==> design.v <==
module Controller(Vppg, Find_Setting, CLK, rst_n, DC_Comp, PGA_Gain, CLK_Filter, LED_IR, LED_RED, IR_ADC_Value, RED_ADC_Value, LED_Drive);
input 		CLK;							 
input 		rst_n;							 
input 		Find_Setting;					 
input[7:0] 	Vppg;							 
output reg 			LED_IR;					 
output reg 			LED_RED;				 
output reg			CLK_Filter;				 
output reg  [3:0] 	LED_Drive;				 
output reg  [3:0] 	PGA_Gain;				 
output reg  [6:0] 	DC_Comp;				 
output reg  [7:0]   IR_ADC_Value;			 
output reg  [7:0]   RED_ADC_Value;			 
parameter 		 MAX_RAND_VOLTAGE = 250;
parameter 		 MIN_RAND_VOLTAGE = 5;
parameter		 MITTEL_VOLTAGE   = 127;
localparam[2:0]  INITIAL 			    = 3'b001;  
localparam[2:0]  IDLE         		    = 3'b010;  
localparam[2:0]  FIND_SETTING			= 3'b000;
localparam[2:0]  SWEEP_DC_COMP  		= 3'b011;  
localparam[2:0]  INCREASE_PGA_GAIN      = 3'b100;  
localparam[2:0]  OSCILLATE   	     	= 3'b101;  
localparam[2:0]  FIRST_DC_COMP   		= 3'b110;  
reg [9:0]  	counter;						 
reg [3:0] 	gaintemp;						
reg [3:0] 	PGA_Gain_IR;					 
reg [3:0] 	PGA_Gain_RED;					 
reg [2:0]   currentState, nextState;		 
reg [7:0]   DC_left, DC_right, DC_Comp_temp;  
reg [6:0]   DC_Comp_IR;						 
reg [6:0]   DC_Comp_RED; 				     
reg [1:0]	red_on_flag; 					 
reg [9:0]   min_index;						 
reg [9:0]   max_index;						 
reg [7:0]  	temp_min;						 
reg [7:0]  	temp_max;						 
reg [3:0]   gaintemp_max;
reg [3:0]   gaintemp_min;
reg 		start;
always@(posedge CLK or negedge rst_n) begin
	if(~rst_n)begin
		currentState  <= INITIAL;	
	end
    else begin 
		currentState  <= nextState;
	end
end
always@(posedge CLK) begin
	if(counter == 999) begin
			counter <= 0;
		end
		else if(counter >= 0) begin
		counter <= counter + 1;
		end
	 case(currentState)
		INITIAL: begin  
			nextState          <= FIND_SETTING;
			counter		       <= 0;
			PGA_Gain_RED 	   <= 0;
			PGA_Gain_IR		   <= 0;
			DC_Comp_temp	   <= 0;
			DC_Comp_IR 	       <= 0;
			DC_Comp_RED        <= 0; 
			red_on_flag        <= 1;  
			temp_min		   <= 255;
			temp_max           <= 0;
			min_index		   <= 0;
			max_index 		   <= 0;
			LED_IR			   <= 0;
			LED_RED			   <= 1;
			PGA_Gain		   <= 4'd0;
			gaintemp  		   <= 15;
			LED_Drive 	       <= 8;
			CLK_Filter         <= 0;
			gaintemp_max       <= 0;
			gaintemp_min       <= 0;
			start <= 0;
			DC_Comp            <= 0;
			IR_ADC_Value       <= 0;
			RED_ADC_Value      <= 0;
		end
		FIND_SETTING: begin  
		if(Find_Setting) begin
			nextState <= IDLE;
			end
		end
		IDLE: begin  
			DC_left	  <= 0;
			DC_right  <= MITTEL_VOLTAGE; 
            case(red_on_flag)   
                0: begin   
					nextState <= FIRST_DC_COMP;
		   		    LED_IR    <= 1;
		            LED_RED   <= 0;
                    DC_Comp   <= 0;
					temp_min  <= 255;
					temp_max  <= 0;
				end
				1: begin   
					nextState <= FIRST_DC_COMP;
		   			LED_IR    <= 0;
		   		    LED_RED   <= 1;
                    DC_Comp   <= 0; 	
					temp_min  <= 255;
					temp_max  <= 0;
				end 
				2: begin   
					if (Vppg < temp_min && LED_RED == 1) begin
		 				temp_min  <= Vppg;
		 				min_index <= counter;  
		 				nextState <= IDLE;
					end
					if (Vppg > temp_max && LED_RED == 1) begin
		 				temp_max  <= Vppg;
		 				max_index <= counter;  
						nextState <= IDLE;
					end
					if (counter == 999 && LED_RED == 1)begin  
						nextState <= SWEEP_DC_COMP;  
					end	
					if(LED_IR == 1) begin
						nextState <= SWEEP_DC_COMP;
					end				    
				end
                default:;
            endcase
		end 
		FIRST_DC_COMP:begin	 
			if ((DC_right - DC_left) > 1)begin 
				if(Vppg < MITTEL_VOLTAGE)begin
					DC_right 	    <= 	DC_Comp;
					DC_Comp_temp	<=  DC_Comp + DC_left;
					DC_Comp  		<=  DC_Comp_temp >>1;
				end else if(Vppg > MITTEL_VOLTAGE)begin
					DC_left 	    <=	DC_Comp;
					DC_Comp_temp 	<=  DC_Comp + DC_right;
					DC_Comp 	    <=  DC_Comp_temp >> 1;
				end else begin
					DC_left			<=	DC_Comp;
					DC_right		<=	DC_Comp;
				end	
			end else begin
				red_on_flag     	<=	 2;
				nextState			<= 	IDLE;					
			end
	    end
		SWEEP_DC_COMP: begin   
				if (counter < (((min_index +max_index) >> 1) + 7) && counter >= (((min_index + max_index) >> 1) - 7))begin 
					if(Vppg < MITTEL_VOLTAGE)begin
						DC_right 	    <= 	DC_Comp;
						DC_Comp_temp	<=  DC_Comp + DC_left;
						DC_Comp  		<=  DC_Comp_temp >>1;
					end else if(Vppg > MITTEL_VOLTAGE)begin
						DC_left 	    <=	DC_Comp;
						DC_Comp_temp    <=  DC_Comp + DC_right;
						DC_Comp 	    <=  DC_Comp_temp >> 1;
					end else begin
						DC_left			<=	DC_Comp;
						DC_right		<=	DC_Comp;
						nextState 		<= INCREASE_PGA_GAIN;
					end	
				end else if (counter >= (((min_index +max_index) >> 1) + 7)) begin 
					nextState	    <= INCREASE_PGA_GAIN;
				end         
		end
		INCREASE_PGA_GAIN: begin  
			if((counter >= max_index) && counter <= (max_index + 4'd15)) begin  
				if(Vppg < MAX_RAND_VOLTAGE) begin
					PGA_Gain <= PGA_Gain + 4'd1;
				end
				else begin
					gaintemp_max <= PGA_Gain;   
				end
				if(counter == (max_index + 4'd15)) begin   
					PGA_Gain <= 4'd0;
					start <= 1;
				end
			end
			if(start) begin
				start <= 0;
				if(2000 < gaintemp_max) begin
					red_on_flag    <= 0 ;
					counter    	   <= 0;  
					if(LED_IR) begin					 
						DC_Comp_IR    <= DC_Comp;		 
						PGA_Gain_IR   <= gaintemp_min; 	 
						nextState     <= OSCILLATE;
						PGA_Gain      <= 4'd0;  
						gaintemp      <= 15;
						gaintemp_max  <= 0;
						gaintemp_min  <= 0;
					end
					if(LED_RED) begin
						DC_Comp_RED   <= DC_Comp;		 
						PGA_Gain_RED  <= gaintemp_min;   
						nextState  	  <= IDLE; 			 
						PGA_Gain   	  <= 4'd0; 			 
						gaintemp      <= 15;
						gaintemp_max  <= 0;
						gaintemp_min  <= 0;
						LED_RED	      <= 0;
						LED_IR	      <= 1;
					end
				end
				else begin	
					red_on_flag 	  <= 0 ;
					counter    	      <= 0;  
					if(LED_IR) begin
						DC_Comp_IR    <= DC_Comp;		     
						PGA_Gain_IR   <= gaintemp_max; 		 
						nextState     <= OSCILLATE;			 
						PGA_Gain      <= 4'd0;  
						gaintemp      <= 15;
						gaintemp_max  <= 0;
						gaintemp_min  <= 0;
						LED_RED	      <= 1;
						LED_IR	      <= 0;
					end
					if(LED_RED) begin
						DC_Comp_RED   <= DC_Comp;			 
						PGA_Gain_RED  <= gaintemp_max;		 
						nextState     <= IDLE; 				 
						PGA_Gain      <= 4'd0; 				 
						gaintemp      <= 15;
						gaintemp_max  <= 0;
						gaintemp_min  <= 0;
						LED_RED	  	  <= 0;
						LED_IR	      <= 1;
					end
				end
			end
		end 
		OSCILLATE: begin  
			CLK_Filter <=~CLK_Filter;  
			if(counter == 9) begin	  
				LED_RED <= ~LED_RED; 
				LED_IR  <= ~LED_IR;
				counter <= 0;  
				if(LED_IR) begin
					DC_Comp  	  <= DC_Comp_RED;
					PGA_Gain 	  <= PGA_Gain_RED;
					IR_ADC_Value  <= Vppg;  
				end
				if(LED_RED) begin
					DC_Comp 	  <= DC_Comp_IR;
					PGA_Gain 	  <= PGA_Gain_IR;
					RED_ADC_Value <= Vppg;  
				end
			end	
		end
		default: nextState <= IDLE;
	endcase
end
endmodule
module FIR_Filter(
    input wire CLK,                  
    input wire CLK_Filter,           
    input wire [7:0] input_data,     
    input wire rst_n,                
    output reg [19:0] output_data    
);
parameter NUM_SHI_REGS = 22;	 
parameter NUM_ADD_REGS = 11;     
reg     [7:0]   shift_regs   [NUM_SHI_REGS-1:0];   
reg     [8:0]   add_regs     [NUM_ADD_REGS-1:0];   
reg 	[16:0]  order[NUM_ADD_REGS-1:0];  
wire    [7:0]   COEFFICIENTS [NUM_ADD_REGS-1:0];   
assign COEFFICIENTS[0]  =    8'd2;
assign COEFFICIENTS[1]  =    8'd10;
assign COEFFICIENTS[2]  =    8'd16;
assign COEFFICIENTS[3]  =    8'd28;
assign COEFFICIENTS[4]  =    8'd43;
assign COEFFICIENTS[5]  =    8'd60;
assign COEFFICIENTS[6]  =    8'd78;
assign COEFFICIENTS[7]  =    8'd95;
assign COEFFICIENTS[8]  =    8'd111;
assign COEFFICIENTS[9]  =    8'd122;
assign COEFFICIENTS[10] =    8'd128;
always @(posedge CLK or negedge rst_n) begin
    if (!rst_n) begin
        shift_regs[0]  <= 8'b0;
        shift_regs[1]  <= 8'b0;
        shift_regs[2]  <= 8'b0;
        shift_regs[3]  <= 8'b0;
        shift_regs[4]  <= 8'b0;
        shift_regs[5]  <= 8'b0;
        shift_regs[6]  <= 8'b0;
        shift_regs[7]  <= 8'b0;
        shift_regs[8]  <= 8'b0;
        shift_regs[9]  <= 8'b0;
        shift_regs[10] <= 8'b0;
        shift_regs[11] <= 8'b0;
        shift_regs[12] <= 8'b0;
        shift_regs[13] <= 8'b0;
        shift_regs[14] <= 8'b0;
        shift_regs[15] <= 8'b0;
        shift_regs[16] <= 8'b0;
        shift_regs[17] <= 8'b0;
        shift_regs[18] <= 8'b0;
        shift_regs[19] <= 8'b0;
        shift_regs[20] <= 8'b0;
        shift_regs[21] <= 8'b0;
        add_regs[0]  <= 9'b0;
        add_regs[1]  <= 9'b0;
        add_regs[2]  <= 9'b0;
        add_regs[3]  <= 9'b0;
        add_regs[4]  <= 9'b0;
        add_regs[5]  <= 9'b0;
        add_regs[6]  <= 9'b0;
        add_regs[7]  <= 9'b0;
        add_regs[8]  <= 9'b0;
        add_regs[9]  <= 9'b0;
        add_regs[10] <= 9'b0;
        order[0]  <= 17'b0;
        order[1]  <= 17'b0;
        order[2]  <= 17'b0;
        order[3]  <= 17'b0;
        order[4]  <= 17'b0;
        order[5]  <= 17'b0;
        order[6]  <= 17'b0;
        order[7]  <= 17'b0;
        order[8]  <= 17'b0;
        order[9]  <= 17'b0;
        order[10] <= 17'b0;
        output_data <= 20'd0;
    end else if (CLK_Filter) begin
        shift_regs[0]  <= input_data;
        shift_regs[1]  <= shift_regs[0];
        shift_regs[2]  <= shift_regs[1];
        shift_regs[3]  <= shift_regs[2];
        shift_regs[4]  <= shift_regs[3];
        shift_regs[5]  <= shift_regs[4];
        shift_regs[6]  <= shift_regs[5];
        shift_regs[7]  <= shift_regs[6];
        shift_regs[8]  <= shift_regs[7];
        shift_regs[9]  <= shift_regs[8];
        shift_regs[10] <= shift_regs[9];
        shift_regs[11] <= shift_regs[10];
        shift_regs[12] <= shift_regs[11];
        shift_regs[13] <= shift_regs[12];
        shift_regs[14] <= shift_regs[13];
        shift_regs[15] <= shift_regs[14];
        shift_regs[16] <= shift_regs[15];
        shift_regs[17] <= shift_regs[16];
        shift_regs[18] <= shift_regs[17];
        shift_regs[19] <= shift_regs[18];
        shift_regs[20] <= shift_regs[19];
        shift_regs[21] <= shift_regs[20];
        add_regs[0]     <= shift_regs[0] + shift_regs[21];
        add_regs[1]     <= shift_regs[1] + shift_regs[20];
        add_regs[2]     <= shift_regs[2] + shift_regs[19];
        add_regs[3]     <= shift_regs[3] + shift_regs[18];
        add_regs[4]     <= shift_regs[4] + shift_regs[17];
        add_regs[5]     <= shift_regs[5] + shift_regs[16];
        add_regs[6]     <= shift_regs[6] + shift_regs[15];
        add_regs[7]     <= shift_regs[7] + shift_regs[14];
        add_regs[8]     <= shift_regs[8] + shift_regs[13];
        add_regs[9]     <= shift_regs[9] + shift_regs[12];
        add_regs[10]    <= shift_regs[10] + shift_regs[11];
        order[0]    <= COEFFICIENTS[0] * add_regs[0];
        order[1]    <= COEFFICIENTS[1] * add_regs[1];
        order[2]    <= COEFFICIENTS[2] * add_regs[2];
        order[3]    <= COEFFICIENTS[3] * add_regs[3];
        order[4]    <= COEFFICIENTS[4] * add_regs[4];
        order[5]    <= COEFFICIENTS[5] * add_regs[5];
        order[6]    <= COEFFICIENTS[6] * add_regs[6];
        order[7]    <= COEFFICIENTS[7] * add_regs[7];
        order[8]    <= COEFFICIENTS[8] * add_regs[8];
        order[9]    <= COEFFICIENTS[9] * add_regs[9];
        order[10]   <= COEFFICIENTS[10] * add_regs[10];
	    output_data <=   order[0] + order[1] + order[2] + order[3] 
                       + order[4] + order[5] + order[6] + order[7] 
                       + order[8] + order[9] + order[10];
    end
end
endmodule
module Controller_FIR (
	input	[7:0] 	VPPG,             
	input 		  	Find_Setting,     
	input 		  	CLK,              
	input 		  	rst_n,            
	output 	[6:0] 	DC_Comp,          
	output 	[3:0] 	pga_Gain,         
	output 		  	LED_IR,           
	output 		  	LED_RED,          
	output  [19:0] 	Out_RED_Filtered, 
	output  [19:0] 	Out_IR_Filtered,  
	output  [3:0] 	LED_Drive         
);
	wire [7:0] IR_ADC_Value, RED_ADC_Value;
	wire 	   CLK_Filter;
	reg        CLK_Filter_q;    
	wire       Filter_En;       
	always @(posedge CLK or negedge rst_n) begin
		if (!rst_n) CLK_Filter_q <= 1'b0;
		else        CLK_Filter_q <= CLK_Filter;
	end
	assign Filter_En = CLK_Filter & ~CLK_Filter_q;
    Controller ct(  .Vppg(VPPG), 
                    .Find_Setting(Find_Setting), 
                    .CLK(CLK), 
                    .rst_n(rst_n), 
                    .DC_Comp(DC_Comp), 
                    .PGA_Gain(pga_Gain), 
                    .CLK_Filter(CLK_Filter), 
                    .LED_IR(LED_IR), 
                    .LED_RED(LED_RED),
                    .IR_ADC_Value(IR_ADC_Value), 
                    .RED_ADC_Value(RED_ADC_Value), 
                    .LED_Drive(LED_Drive)); 
	FIR_Filter red( .CLK(CLK),
                    .CLK_Filter(Filter_En), 
                    .input_data(RED_ADC_Value),
                    .rst_n(rst_n),  
                    .output_data(Out_RED_Filtered));
	FIR_Filter ir(  .CLK(CLK),
                    .CLK_Filter(Filter_En), 
                    .input_data(IR_ADC_Value),
                    .rst_n(rst_n),  
                    .output_data(Out_IR_Filtered));
endmodule
==> run.sh <==
#!/bin/bash
# the make line also repeats each setting of config.mk as NAME=value (left out here)
make -C /OpenROAD-flow-scripts/flow DESIGN_CONFIG=/design/flow/config.mk WORK_HOME=/design/flow/orfs CLKGATE_MAP_FILE= finish
==> config.mk <==
export PLATFORM = sky130hd
export DESIGN_NAME = Controller_FIR
export DESIGN_NICKNAME = Controller_FIR
export VERILOG_FILES = /design/flow/design.v
export SDC_FILE = /design/flow/constraint.sdc
export NUM_CORES = 4
export LEC_CHECK = 0
export ABC_AREA = 1
export CAP_MARGIN = 30
export CELL_PAD_IN_SITES_DETAIL_PLACEMENT = 1
export CELL_PAD_IN_SITES_GLOBAL_PLACEMENT = 0
export CORE_ASPECT_RATIO = 0.57
export CORE_MARGIN = 9
export CORE_UTILIZATION = 29
export CTS_CLUSTER_DIAMETER = 36
export GPL_ROUTABILITY_DRIVEN = 1
export GPL_TIMING_DRIVEN = 0
export HOLD_SLACK_MARGIN = 0.24
export MIN_ROUTING_LAYER = met2
export PLACE_DENSITY_LB_ADDON = 0.24
export SETUP_SLACK_MARGIN = 2.71
export SLEW_MARGIN = 35
export TNS_END_PERCENT = 50
==> constraint.sdc <==
create_clock -name core_clock -period 10.6 [get_ports {CLK}]
set_input_delay 2.1200 -clock core_clock [delete_from_list [all_inputs] [get_ports {CLK}]]
set_output_delay 2.1200 -clock core_clock [all_outputs]
set_load 0.01 [all_outputs]
==> flow_results.xml, run 1 <==
<?xml version="1.0" encoding="UTF-8"?>
<metrics>
  <group name="outcome">
    <metric name="status" unit="">finished clean</metric>
  </group>
  <group name="global_route">
    <metric name="grt_pass1_vias" unit="">95500</metric>
    <metric name="global_route_wire_length_before_repair" unit="um">453900</metric>
    <metric name="global_route.usage.total" unit="">0.3664</metric>
    <metric name="grt_overflow_total" unit="">0</metric>
    <metric name="pin_count_of_the_biggest_net_entering_global_routing" unit="">113</metric>
    <metric name="initial_antenna_violation_count" unit="">40</metric>
  </group>
  <group name="worst_setup_path">
    <metric name="critical_path_class" unit="">reg -&gt; reg</metric>
    <metric name="cp_common_cell" unit="">nand2_1</metric>
    <metric name="critical_path_required" unit="ns">11.40</metric>
    <metric name="regToRegEndpoint" unit="">red.output_data[17]</metric>
    <metric name="timing.critical_path.max_delay_family" unit="">adder cells</metric>
    <metric name="critical_path.slowest_cell" unit="">fa_1</metric>
    <metric name="critPathBufInv" unit="">4</metric>
    <metric name="crit_path_capture" unit="">red.output_data[17]</metric>
    <metric name="start_kind" unit="">flip-flop</metric>
    <metric name="maximum_cell_stage_delay_along_the_critical_path" unit="ns">0.56</metric>
    <metric name="timing.critical_path.depth" unit="">30</metric>
    <metric name="critPathLaunch" unit="">red.order[1][1]</metric>
    <metric name="worst_path_fanout_max" unit="">6</metric>
    <metric name="cp-end-kind" unit="">flip-flop</metric>
    <metric name="ff2ff_setup_slack" unit="ns">3.45</metric>
    <metric name="r2r.worst_path.cells" unit="">30</metric>
    <metric name="worst_ep_arrival_time" unit="ns">7.95</metric>
    <metric name="r2r_start" unit="">red.order[1][1]</metric>
  </group>
  <group name="final_layout">
    <metric name="area_growth_from_synthesis_to_final_layout" unit="%">17.94</metric>
    <metric name="final_nets" unit="">9543</metric>
    <metric name="final-instance-count-excl-fill" unit="">11780</metric>
    <metric name="filler_cell_count" unit="">27810</metric>
    <metric name="final_cell_area" unit="mm2">0.08184</metric>
  </group>
  <group name="cts">
    <metric name="post_cts_hold_buffer_count" unit="">0</metric>
    <metric name="tritoncts" unit="">yes</metric>
    <metric name="cts_sink_count" unit="">1008</metric>
    <metric name="cts_setup_buffers" unit="">0</metric>
    <metric name="clockBufferDepth" unit="">4</metric>
    <metric name="insertion_delay" unit="ns">0.95</metric>
    <metric name="cts_htree_levels" unit="">4</metric>
    <metric name="root_buffer" unit="">clkbuf_16</metric>
    <metric name="cts.clk_slew.worst_paths" unit="ns">0.06</metric>
    <metric name="cts_inserted_buffers" unit="">185</metric>
    <metric name="post_cts.resized_instances" unit="">0</metric>
  </group>
  <group name="synth">
    <metric name="netlist_area" unit="mm2">0.06939</metric>
    <metric name="synth-edff-count" unit="">119</metric>
    <metric name="yosys-stat-cells" unit="">8022</metric>
    <metric name="postSynth.topFlopCell" unit="">dfrtp_1</metric>
    <metric name="synthMuxAreaShare" unit="">0</metric>
    <metric name="synth.most_common_cell" unit="">nand2_1</metric>
    <metric name="top_area_cell" unit="">dfrtp_1</metric>
    <metric name="topCombFamilyByArea" unit="">adder cells</metric>
    <metric name="synth.yosys.chip_area" unit="mm2">0.06939</metric>
    <metric name="synthesis.instances" unit="">8022</metric>
    <metric name="synth.cellmix.simpleShare" unit="">0.1811</metric>
    <metric name="complex_gate_fraction_of_the_synthesized_area" unit="">0.09070</metric>
    <metric name="yosys.area.top_type_share" unit="">0.3155</metric>
    <metric name="synth_flop_count" unit="">1008</metric>
    <metric name="ranking_of_synthesized_cells_by_instance_count" unit="">2448 x nand2_1, 1129 x inv_1, 875 x dfrtp_1</metric>
    <metric name="synth.yosys.warnings" unit="">6</metric>
    <metric name="fa_ha_area_frac" unit="">0.2716</metric>
    <metric name="yosysUniqueCellTypes" unit="">55</metric>
    <metric name="async_sr_flop_fraction" unit="">0.8690</metric>
    <metric name="yosys.area_share.xor_xnor" unit="">0.01174</metric>
    <metric name="yosys-top-cells-area" unit="">dfrtp_1 32%, fa_1 14%, ha_1 14%</metric>
    <metric name="syn_area_per_cell" unit="um2">8.650</metric>
    <metric name="ys_seq_share" unit="">0.3712</metric>
  </group>
  <group name="flow_run">
    <metric name="drv.max_cap_violation_count" unit="">0</metric>
    <metric name="log.warning_count" unit="">72</metric>
  </group>
  <group name="floorplan">
    <metric name="floorplan.core_util" unit="">0.2918</metric>
    <metric name="io_pins" unit="">68</metric>
    <metric name="core-area" unit="mm2">0.2378</metric>
    <metric name="die_height" unit="um">387.3</metric>
    <metric name="die_w" unit="um">665.9</metric>
    <metric name="die_area" unit="mm2">0.2579</metric>
    <metric name="core.rowCount" unit="">135</metric>
  </group>
  <group name="worst_hold_path">
    <metric name="hold_path_class" unit="">reg -&gt; reg</metric>
    <metric name="min_to" unit="">ct.currentState[0]</metric>
    <metric name="timing.hold.worst_path_depth" unit="">0</metric>
    <metric name="hold_path.startpoint" unit="">ct.nextState[0]</metric>
  </group>
  <group name="routing">
    <metric name="drt-total-wl" unit="um">316300</metric>
    <metric name="detailroute.via_count" unit="">82050</metric>
    <metric name="drtIter0Drc" unit="">11340</metric>
    <metric name="dr.pass1.iters" unit="">13</metric>
    <metric name="remaining_drc_errors" unit="">0</metric>
    <metric name="drt-vias-per-instance" unit="">6.964</metric>
    <metric name="antenna_left" unit="">0</metric>
    <metric name="wl_per_cell" unit="um">26.85</metric>
  </group>
  <group name="timing">
    <metric name="rsz0062_at_grt" unit="">no</metric>
    <metric name="fin_worst_skew" unit="ns">0.08536</metric>
    <metric name="timing.slew.headroom" unit="">0.2211</metric>
    <metric name="final-setup-viol-count" unit="">0</metric>
    <metric name="report.final.slew_viol_count" unit="">0</metric>
    <metric name="achievable-frequency" unit="MHz">139.9</metric>
    <metric name="hold_violations" unit="">0</metric>
    <metric name="max_slew.worst_pin.slew" unit="ns">1.168</metric>
    <metric name="post-route-period-util" unit="">0.6742</metric>
    <metric name="final.setup.tns" unit="ns">0</metric>
    <metric name="layout_min_cycle_time" unit="ns">7.147</metric>
    <metric name="fin_ws" unit="ns">3.453</metric>
  </group>
  <group name="placement">
    <metric name="placed_cell_area" unit="mm2">0.07496</metric>
    <metric name="dp.final_hpwl" unit="um">232400</metric>
    <metric name="detailedPlace.worstSlack" unit="ns">3.747</metric>
    <metric name="instance_count_after_placement_with_tap_cells_included" unit="">11270</metric>
    <metric name="tally_of_buffers_added_on_design_ports" unit="">63</metric>
    <metric name="gp_routability_congestion" unit="">0.9836</metric>
  </group>
</metrics>
[routing by layer]
layer,GRT usage,vias to the layer above,wire (um)
li1,-,26140,-
met1,-,28380,0
met2,0.3396,24890,127300
met3,0.5676,2305,154800
met4,0.09929,330,23420
met5,0.3637,-,10830
[stage by stage]
stage / hold slack (ns) / utilization
floorplan: 0.3306 / -
global placement: 0.3348 / 0.3110
detailed placement: 0.3411 / 0.3152
CTS: 0.3487 / 0.3416
global route: 0.3503 / 0.3431
finish: 0.3470 / 0.3441
[area by class of cell]
type | instances | area, um2 | share of cell area
antenna | 181 | 452.9 | 0.005534
clock buffer | 208 | 4902 | 0.05990
inverter | 1143 | 4290 | 0.05242
clock inverter | 120 | 1388 | 0.01695
multi-input combinational | 5663 | 38650 | 0.4723
sequential | 1008 | 25780 | 0.3150
timing repair buffer | 98 | 1524 | 0.01862
buffer | 210 | 913.4 | 0.01116
tap | 3151 | 3943 | 0.04817
==> inputs of run 2 (changes only) <==
CAP_MARGIN = 20   (was 30)
CELL_PAD_IN_SITES_DETAIL_PLACEMENT = default   (was 1)
CELL_PAD_IN_SITES_GLOBAL_PLACEMENT = default   (was 0)
CORE_ASPECT_RATIO = default   (was 0.57)
CORE_MARGIN = 2   (was 9)
CORE_UTILIZATION = 66   (was 29)
CTS_CLUSTER_DIAMETER = default   (was 36)
GPL_ROUTABILITY_DRIVEN = default   (was 1)
GPL_TIMING_DRIVEN = default   (was 0)
HOLD_SLACK_MARGIN = default   (was 0.24)
MIN_ROUTING_LAYER = default   (was met2)
PLACE_DENSITY_LB_ADDON = default   (was 0.24)
SETUP_SLACK_MARGIN = default   (was 2.71)
SLEW_MARGIN = 20   (was 35)
TNS_END_PERCENT = default   (was 50)
clock period = 5.25 ns   (was 10.6 ns; I/O delays follow)
==> flow_results.xml, run 2 <==
<?xml version="1.0" encoding="UTF-8"?>
<metrics>
  <group name="timing">
    <metric name="achievable-frequency" unit="MHz">176.3</metric>
    <metric name="hold_violations" unit="">0</metric>
    <metric name="max_slew.worst_pin.slew" unit="ns">1.101</metric>
    <metric name="fin_worst_skew" unit="ns">0.02678</metric>
    <metric name="post-route-period-util" unit="">1.081</metric>
    <metric name="final.setup.tns" unit="ns">-4.390</metric>
    <metric name="hold_ws" unit="ns">0.3491</metric>
    <metric name="final-setup-viol-count" unit="">20</metric>
    <metric name="rsz0062_at_grt" unit="">yes</metric>
    <metric name="timing.slew.headroom" unit="">0.2661</metric>
    <metric name="fin_ws" unit="ns">-0.4236</metric>
    <metric name="layout_min_cycle_time" unit="ns">5.674</metric>
    <metric name="report.final.slew_viol_count" unit="">0</metric>
  </group>
  <group name="synth">
    <metric name="top_area_cell" unit="">dfrtp_1</metric>
    <metric name="yosys.area_share.xor_xnor" unit="">0.01174</metric>
    <metric name="fa_ha_area_frac" unit="">0.2716</metric>
    <metric name="synth.most_common_cell" unit="">nand2_1</metric>
    <metric name="syn_area_per_cell" unit="um2">8.650</metric>
    <metric name="netlist_area" unit="mm2">0.06939</metric>
    <metric name="yosysUniqueCellTypes" unit="">55</metric>
    <metric name="postSynth.topFlopCell" unit="">dfrtp_1</metric>
    <metric name="synthesis.instances" unit="">8022</metric>
    <metric name="synthMuxAreaShare" unit="">0</metric>
    <metric name="synth-edff-count" unit="">119</metric>
    <metric name="async_sr_flop_fraction" unit="">0.8690</metric>
    <metric name="synth.cellmix.simpleShare" unit="">0.1811</metric>
    <metric name="yosys.area.top_type_share" unit="">0.3155</metric>
    <metric name="complex_gate_fraction_of_the_synthesized_area" unit="">0.09070</metric>
    <metric name="synth.yosys.chip_area" unit="mm2">0.06939</metric>
    <metric name="yosys-top-cells-area" unit="">dfrtp_1 32%, fa_1 14%, ha_1 14%</metric>
    <metric name="yosys-stat-cells" unit="">8022</metric>
    <metric name="ranking_of_synthesized_cells_by_instance_count" unit="">2448 x nand2_1, 1129 x inv_1, 875 x dfrtp_1</metric>
    <metric name="ys_seq_share" unit="">0.3712</metric>
    <metric name="topCombFamilyByArea" unit="">adder cells</metric>
    <metric name="synth_flop_count" unit="">1008</metric>
    <metric name="synth.yosys.warnings" unit="">6</metric>
  </group>
  <group name="placement">
    <metric name="gp_routability_congestion" unit="">0.9345</metric>
    <metric name="dp.final_hpwl" unit="um">129400</metric>
    <metric name="placed_cell_area" unit="mm2">0.07237</metric>
    <metric name="tally_of_buffers_added_on_design_ports" unit="">63</metric>
  </group>
  <group name="floorplan">
    <metric name="die_height" unit="um">328.3</metric>
    <metric name="die_w" unit="um">328.3</metric>
    <metric name="die_area" unit="mm2">0.1077</metric>
    <metric name="io_pins" unit="">68</metric>
    <metric name="floorplan.core_util" unit="">0.6676</metric>
    <metric name="core-area" unit="mm2">0.1039</metric>
    <metric name="core.rowCount" unit="">118</metric>
  </group>
  <group name="cts">
    <metric name="root_buffer" unit="">clkbuf_16</metric>
    <metric name="cts.clk_slew.worst_paths" unit="ns">0.06</metric>
    <metric name="cts_inserted_buffers" unit="">110</metric>
    <metric name="clockBufferDepth" unit="">3</metric>
    <metric name="insertion_delay" unit="ns">0.72</metric>
    <metric name="post_cts_hold_buffer_count" unit="">0</metric>
    <metric name="cts_htree_levels" unit="">3</metric>
    <metric name="cts_sink_count" unit="">1008</metric>
    <metric name="tritoncts" unit="">yes</metric>
  </group>
  <group name="worst_setup_path">
    <metric name="critical_path_required" unit="ns">5.89</metric>
    <metric name="critical_path.slowest_cell" unit="">fa_1</metric>
    <metric name="cp-end-kind" unit="">flip-flop</metric>
    <metric name="regToRegEndpoint" unit="">red.output_data[17]</metric>
    <metric name="r2r.worst_path.cells" unit="">30</metric>
    <metric name="critPathBufInv" unit="">6</metric>
    <metric name="worst_ep_arrival_time" unit="ns">6.31</metric>
    <metric name="timing.critical_path.max_delay_family" unit="">adder cells</metric>
    <metric name="cp_common_cell" unit="">nand2_1</metric>
    <metric name="critical_path_class" unit="">reg -&gt; reg</metric>
    <metric name="maximum_cell_stage_delay_along_the_critical_path" unit="ns">0.56</metric>
    <metric name="crit_path_capture" unit="">red.output_data[17]</metric>
    <metric name="critPathLaunch" unit="">red.order[0][1]</metric>
    <metric name="ff2ff_setup_slack" unit="ns">-0.42</metric>
    <metric name="timing.critical_path.depth" unit="">30</metric>
    <metric name="r2r_start" unit="">red.order[0][1]</metric>
    <metric name="start_kind" unit="">flip-flop</metric>
    <metric name="worst_path_fanout_max" unit="">5</metric>
  </group>
  <group name="routing">
    <metric name="drt-total-wl" unit="um">170500</metric>
    <metric name="wl_per_cell" unit="um">17.73</metric>
    <metric name="drtIter0Drc" unit="">4215</metric>
    <metric name="remaining_drc_errors" unit="">0</metric>
    <metric name="detailroute.via_count" unit="">53450</metric>
    <metric name="antenna_left" unit="">0</metric>
    <metric name="dr.pass1.iters" unit="">6</metric>
    <metric name="drt-vias-per-instance" unit="">5.558</metric>
    <metric name="antenna_cells_inserted" unit="">0</metric>
  </group>
  <group name="worst_hold_path">
    <metric name="timing.hold.worst_path_depth" unit="">0</metric>
    <metric name="min_to" unit="">ct.currentState[2]</metric>
    <metric name="hold_path.startpoint" unit="">ct.nextState[2]</metric>
    <metric name="hold_path_class" unit="">reg -&gt; reg</metric>
  </group>
  <group name="final_layout">
    <metric name="filler_cell_count" unit="">7864</metric>
    <metric name="final_cell_area" unit="mm2">0.07708</metric>
    <metric name="final_util" unit="">0.7416</metric>
    <metric name="final_nets" unit="">9378</metric>
    <metric name="area_growth_from_synthesis_to_final_layout" unit="%">11.08</metric>
  </group>
  <group name="outcome">
    <metric name="status" unit="">finished with violations</metric>
    <metric name="failed_checks" unit="">setup timing</metric>
  </group>
  <group name="global_route">
    <metric name="global_route_wire_length_before_repair" unit="um">279100</metric>
    <metric name="pin_count_of_the_biggest_net_entering_global_routing" unit="">198</metric>
    <metric name="grt_pass1_vias" unit="">52880</metric>
    <metric name="global_route.usage.total" unit="">0.3257</metric>
    <metric name="grt_overflow_total" unit="">0</metric>
    <metric name="initial_antenna_violation_count" unit="">1</metric>
  </group>
  <group name="flow_run">
    <metric name="drv.max_cap_violation_count" unit="">0</metric>
    <metric name="log.warning_count" unit="">82</metric>
  </group>
</metrics>
-- run 2: per-layer routing --
| layer | up-vias | share of wire | routed length [um] | GRT usage |
|---|---|---|---|---|
| li1 | 25770 | - | - | - |
| met1 | 26090 | 0.46 | 78080 | 0.4800 |
| met2 | 1309 | 0.46 | 78080 | 0.5127 |
| met3 | 273 | 0.057 | 9717 | 0.04655 |
| met4 | 2 | 0.027 | 4572 | 0.08299 |
| met5 | - | 0.00012 | 20 | 0 |
-- run 2: through the flow --
stage               cells  setup slack [ns]
finish               9616           -0.4236
global route         9616           -0.7405
CTS                  9604           -0.4354
floorplan            8024           -0.1282
global placement     9387           -0.4542
detailed placement   9387           -0.5133
-- run 2: timing repair --
action	4_1_cts	5_1_grt
setup buffers	14	20
resized	80	104
pin swaps	85	83
endpoints found under the setup margin	24	25
-- run 2: cell type report --
class | count | area, um2 | share of cell area
multi-input combinational | 5663 | 39430 | 0.5115
sequential | 1008 | 25760 | 0.3341
inverter | 1143 | 4303 | 0.05582
clock buffer | 161 | 3219 | 0.04177
timing repair buffer | 218 | 2043 | 0.02651
tap | 1380 | 1727 | 0.02240
clock inverter | 43 | 606.8 | 0.007873
==> inputs of run 3 (changes only) <==
ABC_AREA = default   (was 1)
CAP_MARGIN = 40   (was 20)
CELL_PAD_IN_SITES_GLOBAL_PLACEMENT = 1   (was default)
CORE_ASPECT_RATIO = 1.2   (was default)
CORE_UTILIZATION = 28   (was 66)
GPL_TIMING_DRIVEN = 0   (was default)
SETUP_SLACK_MARGIN = 1.42   (was default)
clock period = 5.23 ns   (was 5.25 ns; I/O delays follow)
==> flow_results.xml, run 3 <==
<?xml version="1.0" encoding="UTF-8"?>
<metrics>
  <group name="outcome">
    <metric name="status" unit="">finished with violations</metric>
    <metric name="failed_checks" unit="">setup timing</metric>
  </group>
  <group name="worst_setup_path">
    <metric name="cp-end-kind" unit="">flip-flop</metric>
    <metric name="timing.critical_path.max_delay_family" unit="">adder cells</metric>
    <metric name="worst_path_fanout_max" unit="">3</metric>
    <metric name="r2r.worst_path.cells" unit="">27</metric>
    <metric name="critPathLaunch" unit="">red.order[0][1]</metric>
    <metric name="start_kind" unit="">flip-flop</metric>
    <metric name="crit_path_capture" unit="">red.output_data[18]</metric>
    <metric name="critPathBufInv" unit="">2</metric>
    <metric name="ff2ff_setup_slack" unit="ns">-1.09</metric>
    <metric name="worst_ep_arrival_time" unit="ns">6.94</metric>
    <metric name="r2r_start" unit="">red.order[0][1]</metric>
    <metric name="critical_path.slowest_cell" unit="">fa_2</metric>
    <metric name="maximum_cell_stage_delay_along_the_critical_path" unit="ns">0.59</metric>
    <metric name="timing.critical_path.depth" unit="">27</metric>
    <metric name="regToRegEndpoint" unit="">red.output_data[18]</metric>
    <metric name="critical_path_class" unit="">reg -&gt; reg</metric>
    <metric name="critical_path_required" unit="ns">5.85</metric>
  </group>
  <group name="flow_run">
    <metric name="log.warning_count" unit="">83</metric>
    <metric name="drv.max_cap_violation_count" unit="">0</metric>
  </group>
  <group name="timing">
    <metric name="post-route-period-util" unit="">1.208</metric>
    <metric name="max_slew.worst_pin.slew" unit="ns">0.8755</metric>
    <metric name="timing.slew.headroom" unit="">0.4128</metric>
    <metric name="layout_min_cycle_time" unit="ns">6.320</metric>
    <metric name="final-setup-viol-count" unit="">25</metric>
    <metric name="achievable-frequency" unit="MHz">158.2</metric>
    <metric name="fin_worst_skew" unit="ns">0.02721</metric>
    <metric name="report.final.slew_viol_count" unit="">0</metric>
    <metric name="final.setup.tns" unit="ns">-18.81</metric>
    <metric name="hold_violations" unit="">0</metric>
    <metric name="fin_ws" unit="ns">-1.090</metric>
    <metric name="rsz0062_at_grt" unit="">yes</metric>
  </group>
  <group name="final_layout">
    <metric name="area_growth_from_synthesis_to_final_layout" unit="%">20.46</metric>
    <metric name="final_nets" unit="">8714</metric>
    <metric name="final_cell_area" unit="mm2">0.08184</metric>
    <metric name="final-instance-count-excl-fill" unit="">10780</metric>
  </group>
  <group name="placement">
    <metric name="placed_cell_area" unit="mm2">0.07395</metric>
    <metric name="tally_of_buffers_added_on_design_ports" unit="">63</metric>
    <metric name="gp_routability_congestion" unit="">0.8643</metric>
    <metric name="detailedPlace.worstSlack" unit="ns">-1.529</metric>
    <metric name="dp.final_hpwl" unit="um">174100</metric>
    <metric name="instance_count_after_placement_with_tap_cells_included" unit="">10370</metric>
  </group>
  <group name="synth">
    <metric name="topCombFamilyByArea" unit="">adder cells</metric>
    <metric name="syn_area_per_cell" unit="um2">9.629</metric>
    <metric name="synth.most_common_cell" unit="">nand2_1</metric>
    <metric name="yosys.area_share.xor_xnor" unit="">0.04774</metric>
    <metric name="synth.yosys.warnings" unit="">6</metric>
    <metric name="synthesis.instances" unit="">7056</metric>
    <metric name="fa_ha_area_frac" unit="">0.2774</metric>
    <metric name="yosys.area.top_type_share" unit="">0.3223</metric>
    <metric name="synthMuxAreaShare" unit="">0.004475</metric>
    <metric name="top_area_cell" unit="">dfrtp_1</metric>
    <metric name="synth.cellmix.simpleShare" unit="">0.1298</metric>
    <metric name="ys_seq_share" unit="">0.3791</metric>
    <metric name="postSynth.topFlopCell" unit="">dfrtp_1</metric>
    <metric name="yosysUniqueCellTypes" unit="">78</metric>
    <metric name="synth.yosys.chip_area" unit="mm2">0.06794</metric>
    <metric name="synth-edff-count" unit="">119</metric>
    <metric name="netlist_area" unit="mm2">0.06794</metric>
    <metric name="yosys-stat-cells" unit="">7056</metric>
    <metric name="complex_gate_fraction_of_the_synthesized_area" unit="">0.1040</metric>
    <metric name="yosys-top-cells-area" unit="">dfrtp_1 32%, fa_1 14%, ha_1 14%</metric>
    <metric name="ranking_of_synthesized_cells_by_instance_count" unit="">1837 x nand2_1, 875 x dfrtp_1, 808 x inv_1</metric>
    <metric name="async_sr_flop_fraction" unit="">0.8690</metric>
    <metric name="synth_flop_count" unit="">1008</metric>
  </group>
  <group name="global_route">
    <metric name="global_route.usage.total" unit="">0.1782</metric>
    <metric name="global_route_wire_length_before_repair" unit="um">328700</metric>
    <metric name="pin_count_of_the_biggest_net_entering_global_routing" unit="">140</metric>
    <metric name="grt_pass1_vias" unit="">51610</metric>
    <metric name="initial_antenna_violation_count" unit="">15</metric>
    <metric name="grt_overflow_total" unit="">0</metric>
  </group>
  <group name="cts">
    <metric name="cts.clk_slew.worst_paths" unit="ns">0.06</metric>
    <metric name="tritoncts" unit="">yes</metric>
    <metric name="cts_htree_levels" unit="">3</metric>
    <metric name="cts_sink_count" unit="">1008</metric>
    <metric name="clockBufferDepth" unit="">3</metric>
    <metric name="root_buffer" unit="">clkbuf_16</metric>
    <metric name="cts_inserted_buffers" unit="">117</metric>
    <metric name="insertion_delay" unit="ns">0.76</metric>
  </group>
  <group name="routing">
    <metric name="antenna_left" unit="">0</metric>
    <metric name="remaining_drc_errors" unit="">0</metric>
    <metric name="drt-total-wl" unit="um">219000</metric>
    <metric name="detailroute.via_count" unit="">49390</metric>
    <metric name="wl_per_cell" unit="um">20.32</metric>
    <metric name="drtIter0Drc" unit="">2807</metric>
    <metric name="dr.pass1.iters" unit="">5</metric>
    <metric name="drt-vias-per-instance" unit="">4.580</metric>
  </group>
  <group name="floorplan">
    <metric name="die_height" unit="um">543.6</metric>
    <metric name="floorplan.core_util" unit="">0.2810</metric>
    <metric name="core.rowCount" unit="">198</metric>
    <metric name="die_area" unit="mm2">0.2466</metric>
    <metric name="io_pins" unit="">68</metric>
    <metric name="die_w" unit="um">453.7</metric>
    <metric name="core-area" unit="mm2">0.2418</metric>
  </group>
  <group name="worst_hold_path">
    <metric name="hold_path_class" unit="">in -&gt; async</metric>
  </group>
</metrics>
[run 3: timing repair]
action / in CTS / in global routing
endpoints found under the setup margin: 146 / 249
hold buffers: 0 / 0
setup buffers: 114 / 72
cloned: 0 / 0
hold endpoints to repair: 0 / 0
pin swaps: 245 / 219
resized: 327 / 230
[run 3: cell type report]
class	count	area, um2
inverters	808	3060
clock buffers	163	3342
repair buffers	303	2985
multi-input cells	5018	41080
clock inverters	54	623.1
well taps	3200	4004
flip-flops and latches	1008	25830
plain buffers	224	900.9
diodes	4	10.01
fillers	24840	160000
[run 3: through the flow]
stage | utilization | hold slack (ns)
3_5_place_dp | 0.3059 | 0.3368
6_report | 0.3385 | 0.1704
4_1_cts | 0.3318 | 0.1412
2_1_floorplan | - | 0.3306
5_1_grt | 0.3384 | 0.1606
3_3_place_gp | 0.3027 | 0.3346
[run 3: routing by layer]
| metal | vias to the layer above | global-route usage | wire (um) |
|---|---|---|---|
| met1 | 24620 | 0.2297 | 96000 |
| li1 | 23720 | - | - |
| met5 | - | 0 | 13 |
| met3 | 289 | 0.01938 | 7383 |
| met4 | 2 | 0.05613 | 7230 |
| met2 | 754 | 0.3110 | 108400 |
==> inputs of run 4 (changes only) <==
CELL_PAD_IN_SITES_GLOBAL_PLACEMENT = default   (was 1)
CORE_ASPECT_RATIO = default   (was 1.2)
CORE_UTILIZATION = 72   (was 28)
CTS_CLUSTER_DIAMETER = 361   (was default)
CTS_CLUSTER_SIZE = 21   (was default)
GPL_TIMING_DRIVEN = default   (was 0)
PLACE_DENSITY_LB_ADDON = 0.01   (was default)
SETUP_SLACK_MARGIN = -0.52   (was 1.42)
SLEW_MARGIN = 40   (was 20)
TNS_END_PERCENT = 40   (was default)
clock period = 5.09 ns   (was 5.23 ns; I/O delays follow)
==> flow_results.xml, run 4 <==
<?xml version="1.0" encoding="UTF-8"?>
<metrics>
  <group name="cts">
    <metric name="root_buffer" unit="">clkbuf_16</metric>
    <metric name="cts_inserted_buffers" unit="">53</metric>
    <metric name="post_cts_hold_buffer_count" unit="">0</metric>
    <metric name="clockBufferDepth" unit="">3</metric>
    <metric name="cts_htree_levels" unit="">2</metric>
    <metric name="insertion_delay" unit="ns">0.70</metric>
    <metric name="tritoncts" unit="">yes</metric>
    <metric name="cts.clk_slew.worst_paths" unit="ns">0.09</metric>
    <metric name="cts_sink_count" unit="">1008</metric>
  </group>
  <group name="floorplan">
    <metric name="core.rowCount" unit="">112</metric>
    <metric name="io_pins" unit="">68</metric>
    <metric name="floorplan.core_util" unit="">0.7269</metric>
    <metric name="die_area" unit="mm2">0.09683</metric>
    <metric name="core-area" unit="mm2">0.09347</metric>
    <metric name="die_w" unit="um">311.2</metric>
    <metric name="die_height" unit="um">311.2</metric>
  </group>
  <group name="worst_setup_path">
    <metric name="start_kind" unit="">flip-flop</metric>
    <metric name="maximum_cell_stage_delay_along_the_critical_path" unit="ns">0.50</metric>
    <metric name="critical_path_class" unit="">reg -&gt; reg</metric>
    <metric name="worst_path_fanout_max" unit="">3</metric>
    <metric name="cp-end-kind" unit="">flip-flop</metric>
    <metric name="ff2ff_setup_slack" unit="ns">-1.12</metric>
    <metric name="cp_common_cell" unit="">fa_1</metric>
    <metric name="regToRegEndpoint" unit="">ir.output_data[18]</metric>
    <metric name="timing.critical_path.max_delay_family" unit="">adder cells</metric>
    <metric name="worst_ep_arrival_time" unit="ns">6.77</metric>
    <metric name="r2r.worst_path.cells" unit="">29</metric>
    <metric name="r2r_start" unit="">ir.order[0][1]</metric>
    <metric name="critPathLaunch" unit="">ir.order[0][1]</metric>
    <metric name="crit_path_capture" unit="">ir.output_data[18]</metric>
    <metric name="critPathBufInv" unit="">4</metric>
    <metric name="timing.critical_path.depth" unit="">29</metric>
    <metric name="critical_path_required" unit="ns">5.65</metric>
    <metric name="critical_path.slowest_cell" unit="">fa_1</metric>
  </group>
  <group name="timing">
    <metric name="layout_min_cycle_time" unit="ns">6.210</metric>
    <metric name="rsz0062_at_grt" unit="">yes</metric>
    <metric name="fin_ws" unit="ns">-1.120</metric>
    <metric name="achievable-frequency" unit="MHz">161.0</metric>
    <metric name="fin_worst_skew" unit="ns">0.03178</metric>
    <metric name="report.final.slew_viol_count" unit="">0</metric>
    <metric name="hold_violations" unit="">0</metric>
    <metric name="post-route-period-util" unit="">1.220</metric>
    <metric name="timing.slew.headroom" unit="">0.4375</metric>
    <metric name="final-setup-viol-count" unit="">26</metric>
    <metric name="max_slew.worst_pin.slew" unit="ns">0.8437</metric>
  </group>
  <group name="synth">
    <metric name="ranking_of_synthesized_cells_by_instance_count" unit="">1837 x nand2_1, 875 x dfrtp_1, 808 x inv_1</metric>
    <metric name="syn_area_per_cell" unit="um2">9.629</metric>
    <metric name="fa_ha_area_frac" unit="">0.2774</metric>
    <metric name="top_area_cell" unit="">dfrtp_1</metric>
    <metric name="synth_flop_count" unit="">1008</metric>
    <metric name="topCombFamilyByArea" unit="">adder cells</metric>
    <metric name="yosys-stat-cells" unit="">7056</metric>
    <metric name="synth-edff-count" unit="">119</metric>
    <metric name="yosys.area_share.xor_xnor" unit="">0.04774</metric>
    <metric name="netlist_area" unit="mm2">0.06794</metric>
    <metric name="synth.yosys.warnings" unit="">6</metric>
    <metric name="synthesis.instances" unit="">7056</metric>
    <metric name="synth.most_common_cell" unit="">nand2_1</metric>
    <metric name="yosys.area.top_type_share" unit="">0.3223</metric>
    <metric name="synthMuxAreaShare" unit="">0.004475</metric>
    <metric name="async_sr_flop_fraction" unit="">0.8690</metric>
    <metric name="postSynth.topFlopCell" unit="">dfrtp_1</metric>
    <metric name="complex_gate_fraction_of_the_synthesized_area" unit="">0.1040</metric>
    <metric name="ys_seq_share" unit="">0.3791</metric>
    <metric name="yosys-top-cells-area" unit="">dfrtp_1 32%, fa_1 14%, ha_1 14%</metric>
    <metric name="synth.cellmix.simpleShare" unit="">0.1298</metric>
    <metric name="yosysUniqueCellTypes" unit="">78</metric>
    <metric name="synth.yosys.chip_area" unit="mm2">0.06794</metric>
  </group>
  <group name="global_route">
    <metric name="grt_pass1_vias" unit="">48700</metric>
    <metric name="pin_count_of_the_biggest_net_entering_global_routing" unit="">212</metric>
    <metric name="initial_antenna_violation_count" unit="">1</metric>
    <metric name="grt_overflow_total" unit="">0</metric>
    <metric name="global_route_wire_length_before_repair" unit="um">255700</metric>
    <metric name="global_route.usage.total" unit="">0.3319</metric>
  </group>
  <group name="routing">
    <metric name="drt-total-wl" unit="um">156600</metric>
    <metric name="antenna_cells_inserted" unit="">0</metric>
    <metric name="drt-vias-per-instance" unit="">5.727</metric>
    <metric name="detailroute.via_count" unit="">47940</metric>
    <metric name="wl_per_cell" unit="um">18.70</metric>
    <metric name="dr.pass1.iters" unit="">6</metric>
    <metric name="antenna_left" unit="">0</metric>
    <metric name="drtIter0Drc" unit="">3662</metric>
    <metric name="remaining_drc_errors" unit="">0</metric>
  </group>
  <group name="final_layout">
    <metric name="area_growth_from_synthesis_to_final_layout" unit="%">6.978</metric>
    <metric name="final_cell_area" unit="mm2">0.07268</metric>
    <metric name="final_util" unit="">0.7776</metric>
    <metric name="final_nets" unit="">8339</metric>
    <metric name="filler_cell_count" unit="">6408</metric>
  </group>
  <group name="outcome">
    <metric name="status" unit="">finished with violations</metric>
    <metric name="failed_checks" unit="">setup timing</metric>
  </group>
  <group name="flow_run">
    <metric name="log.warning_count" unit="">78</metric>
    <metric name="drv.max_cap_violation_count" unit="">0</metric>
  </group>
  <group name="placement">
    <metric name="tally_of_buffers_added_on_design_ports" unit="">63</metric>
    <metric name="dp.final_hpwl" unit="um">120800</metric>
    <metric name="gp_routability_congestion" unit="">0.9183</metric>
    <metric name="placed_cell_area" unit="mm2">0.07071</metric>
  </group>
  <group name="worst_hold_path">
    <metric name="hold_path_class" unit="">in -&gt; async</metric>
  </group>
</metrics>
[run 4: cell type report]
cell class	instances	area, um2	area share
multi-input combinational	5018	38900	0.5352
sequential	1008	25760	0.3544
inverter	808	3033	0.04173
timing repair buffer	216	2019	0.02779
tap	1254	1569	0.02159
clock buffer	64	1368	0.01882
clock inverter	3	37.54	0.0005165
[run 4: through the flow]
| stage | setup TNS (ns) | hold WS (ns) | instances | worst slack [ns] |
|---|---|---|---|---|
| 6_report | -19.09 | 0.2323 | 8371 | -1.120 |
| 5_1_grt | -26.37 | 0.2449 | 8371 | -1.484 |
| 3_3_place_gp | -18.69 | 0.3325 | 8291 | -1.194 |
| 3_5_place_dp | -21.51 | 0.3379 | 8293 | -1.280 |
| 2_1_floorplan | -10.87 | 0.3306 | 7058 | -0.8655 |
| 4_1_cts | -19.34 | 0.2139 | 8366 | -1.104 |
[run 4: repair_timing]
action | CTS | global route
endpoints found under the hold margin | 0 | 0
buffers inserted | 7 | 6
setup endpoints to repair | 20 | 24
gates resized | 32 | 78
pin swaps | 53 | 56
[run 4: metal layers]
layer  part of all wire  up-vias  track usage
met5                  0        -            0
met4              0.049        0       0.1417
met3              0.040      284      0.03106
met2               0.49     1018       0.5546
met1               0.42    23770       0.4491
li1                   -    22870            -
==> inputs of run 5 (changes only) <==
CAP_MARGIN = 20   (was 40)
CTS_CLUSTER_DIAMETER = default   (was 361)
CTS_CLUSTER_SIZE = default   (was 21)
PLACE_DENSITY = 0.65   (was default)
PLACE_DENSITY_LB_ADDON = default   (was 0.01)
SETUP_SLACK_MARGIN = default   (was -0.52)
SLEW_MARGIN = 20   (was 40)
TNS_END_PERCENT = default   (was 40)
clock period = 5.93 ns   (was 5.09 ns; I/O delays follow)
==> flow_results.xml, run 5 <==
<?xml version="1.0" encoding="UTF-8"?>
<metrics>
  <group name="placement">
    <metric name="dp.final_hpwl" unit="um">117300</metric>
    <metric name="gp_routability_congestion" unit="">0.9152</metric>
    <metric name="tally_of_buffers_added_on_design_ports" unit="">63</metric>
  </group>
  <group name="synth">
    <metric name="synth.yosys.warnings" unit="">6</metric>
    <metric name="synth.most_common_cell" unit="">nand2_1</metric>
    <metric name="async_sr_flop_fraction" unit="">0.8690</metric>
    <metric name="yosys.area.top_type_share" unit="">0.3223</metric>
    <metric name="complex_gate_fraction_of_the_synthesized_area" unit="">0.1040</metric>
    <metric name="topCombFamilyByArea" unit="">adder cells</metric>
    <metric name="synthMuxAreaShare" unit="">0.004475</metric>
    <metric name="fa_ha_area_frac" unit="">0.2774</metric>
    <metric name="postSynth.topFlopCell" unit="">dfrtp_1</metric>
    <metric name="synth.yosys.chip_area" unit="mm2">0.06794</metric>
    <metric name="top_area_cell" unit="">dfrtp_1</metric>
    <metric name="yosys-top-cells-area" unit="">dfrtp_1 32%, fa_1 14%, ha_1 14%</metric>
    <metric name="yosys-stat-cells" unit="">7056</metric>
    <metric name="synth.cellmix.simpleShare" unit="">0.1298</metric>
    <metric name="yosysUniqueCellTypes" unit="">78</metric>
    <metric name="syn_area_per_cell" unit="um2">9.629</metric>
    <metric name="ys_seq_share" unit="">0.3791</metric>
    <metric name="netlist_area" unit="mm2">0.06794</metric>
    <metric name="ranking_of_synthesized_cells_by_instance_count" unit="">1837 x nand2_1, 875 x dfrtp_1, 808 x inv_1</metric>
    <metric name="synthesis.instances" unit="">7056</metric>
    <metric name="yosys.area_share.xor_xnor" unit="">0.04774</metric>
    <metric name="synth_flop_count" unit="">1008</metric>
    <metric name="synth-edff-count" unit="">119</metric>
  </group>
  <group name="worst_setup_path">
    <metric name="crit_path_capture" unit="">red.output_data[18]</metric>
    <metric name="critical_path_class" unit="">reg -&gt; reg</metric>
    <metric name="timing.critical_path.depth" unit="">27</metric>
    <metric name="maximum_cell_stage_delay_along_the_critical_path" unit="ns">0.55</metric>
    <metric name="worst_path_fanout_max" unit="">3</metric>
    <metric name="regToRegEndpoint" unit="">red.output_data[18]</metric>
    <metric name="cp_common_cell" unit="">a21oi_2</metric>
    <metric name="worst_ep_arrival_time" unit="ns">6.72</metric>
    <metric name="ff2ff_setup_slack" unit="ns">-0.25</metric>
    <metric name="critPathBufInv" unit="">2</metric>
    <metric name="r2r_start" unit="">red.order[0][1]</metric>
    <metric name="critical_path_required" unit="ns">6.47</metric>
    <metric name="r2r.worst_path.cells" unit="">27</metric>
    <metric name="start_kind" unit="">flip-flop</metric>
    <metric name="cp-end-kind" unit="">flip-flop</metric>
    <metric name="critical_path.slowest_cell" unit="">fa_1</metric>
    <metric name="timing.critical_path.max_delay_family" unit="">adder cells</metric>
    <metric name="critPathLaunch" unit="">red.order[0][1]</metric>
  </group>
  <group name="outcome">
    <metric name="failed_checks" unit="">setup timing</metric>
    <metric name="status" unit="">finished with violations</metric>
  </group>
  <group name="timing">
    <metric name="final-setup-viol-count" unit="">13</metric>
    <metric name="post-route-period-util" unit="">1.042</metric>
    <metric name="layout_min_cycle_time" unit="ns">6.177</metric>
    <metric name="fin_worst_skew" unit="ns">0.03172</metric>
    <metric name="max_slew.worst_pin.slew" unit="ns">1.054</metric>
    <metric name="rsz0062_at_grt" unit="">yes</metric>
    <metric name="fin_ws" unit="ns">-0.2471</metric>
    <metric name="achievable-frequency" unit="MHz">161.9</metric>
    <metric name="hold_violations" unit="">0</metric>
    <metric name="hold_ws" unit="ns">0.3404</metric>
    <metric name="report.final.slew_viol_count" unit="">0</metric>
    <metric name="timing.slew.headroom" unit="">0.2948</metric>
  </group>
  <group name="flow_run">
    <metric name="log.warning_count" unit="">90</metric>
    <metric name="drv.max_cap_violation_count" unit="">0</metric>
  </group>
  <group name="routing">
    <metric name="dr.pass1.iters" unit="">6</metric>
    <metric name="antenna_left" unit="">0</metric>
    <metric name="drt-vias-per-instance" unit="">5.762</metric>
    <metric name="drt-total-wl" unit="um">159200</metric>
    <metric name="remaining_drc_errors" unit="">0</metric>
    <metric name="detailroute.via_count" unit="">48670</metric>
    <metric name="wl_per_cell" unit="um">18.85</metric>
    <metric name="drtIter0Drc" unit="">3989</metric>
  </group>
  <group name="floorplan">
    <metric name="floorplan.core_util" unit="">0.7269</metric>
    <metric name="io_pins" unit="">68</metric>
    <metric name="die_area" unit="mm2">0.09683</metric>
    <metric name="core-area" unit="mm2">0.09347</metric>
    <metric name="die_height" unit="um">311.2</metric>
    <metric name="die_w" unit="um">311.2</metric>
    <metric name="core.rowCount" unit="">112</metric>
  </group>
  <group name="worst_hold_path">
    <metric name="hold_path.startpoint" unit="">ct.nextState[1]</metric>
    <metric name="timing.hold.worst_path_depth" unit="">0</metric>
    <metric name="hold_path_class" unit="">reg -&gt; reg</metric>
    <metric name="min_to" unit="">ct.currentState[1]</metric>
  </group>
  <group name="cts">
    <metric name="cts_htree_levels" unit="">3</metric>
    <metric name="root_buffer" unit="">clkbuf_16</metric>
    <metric name="insertion_delay" unit="ns">0.72</metric>
    <metric name="post_cts_hold_buffer_count" unit="">0</metric>
    <metric name="cts_sink_count" unit="">1008</metric>
    <metric name="cts_inserted_buffers" unit="">108</metric>
    <metric name="tritoncts" unit="">yes</metric>
    <metric name="cts.clk_slew.worst_paths" unit="ns">0.06</metric>
    <metric name="clockBufferDepth" unit="">3</metric>
  </group>
  <group name="final_layout">
    <metric name="area_growth_from_synthesis_to_final_layout" unit="%">9.713</metric>
    <metric name="final_nets" unit="">8335</metric>
    <metric name="filler_cell_count" unit="">6206</metric>
    <metric name="sequential_cell_area" unit="mm2">0.02576</metric>
    <metric name="final_util" unit="">0.7975</metric>
    <metric name="combGateArea" unit="mm2">0.03879</metric>
  </group>
  <group name="global_route">
    <metric name="pin_count_of_the_biggest_net_entering_global_routing" unit="">217</metric>
    <metric name="initial_antenna_violation_count" unit="">1</metric>
    <metric name="grt_pass1_vias" unit="">49000</metric>
    <metric name="global_route.usage.total" unit="">0.3369</metric>
    <metric name="global_route_wire_length_before_repair" unit="um">260200</metric>
    <metric name="grt_overflow_total" unit="">0</metric>
  </group>
</metrics>
## run 5: layout make-up
class / count / area share
Inverter: 808 / 0.04076
Tap cell: 1254 / 0.02105
Clock inverter: 56 / 0.01016
Multi-Input combinational cell: 5018 / 0.5204
Timing Repair Buffer: 157 / 0.02031
Antenna cell: 1 / 0.00003357
Sequential cell: 1008 / 0.3455
Clock buffer: 144 / 0.04173
## run 5: repair_timing
action | in CTS | in global routing
endpoints found under the setup margin | 16 | 20
pin swaps | 46 | 57
gates resized | 65 | 52
setup buffers | 17 | 8
## run 5: per-stage QoR
stage | TNS (ns) | std cells | setup WS [ns] | instance area (um2)
finish | -2.005 | 8446 | -0.2471 | 74540
global route | -5.840 | 8446 | -0.5416 | 74540
detailed placement | -4.435 | 8225 | -0.4559 | 70060
global placement | -2.377 | 8225 | -0.3213 | 70060
CTS | -1.844 | 8441 | -0.2300 | 74300
floorplan | -0.04809 | 7058 | -0.02551 | 68000
## run 5: routing by layer
| metal | wire, um | share of wire | track usage |
|---|---|---|---|
| met2 | 72400 | 0.45 | 0.5180 |
| met4 | 4602 | 0.029 | 0.09300 |
| met5 | 0 | 0 | 0 |
| met3 | 9347 | 0.059 | 0.05025 |
| met1 | 72820 | 0.46 | 0.5053 |
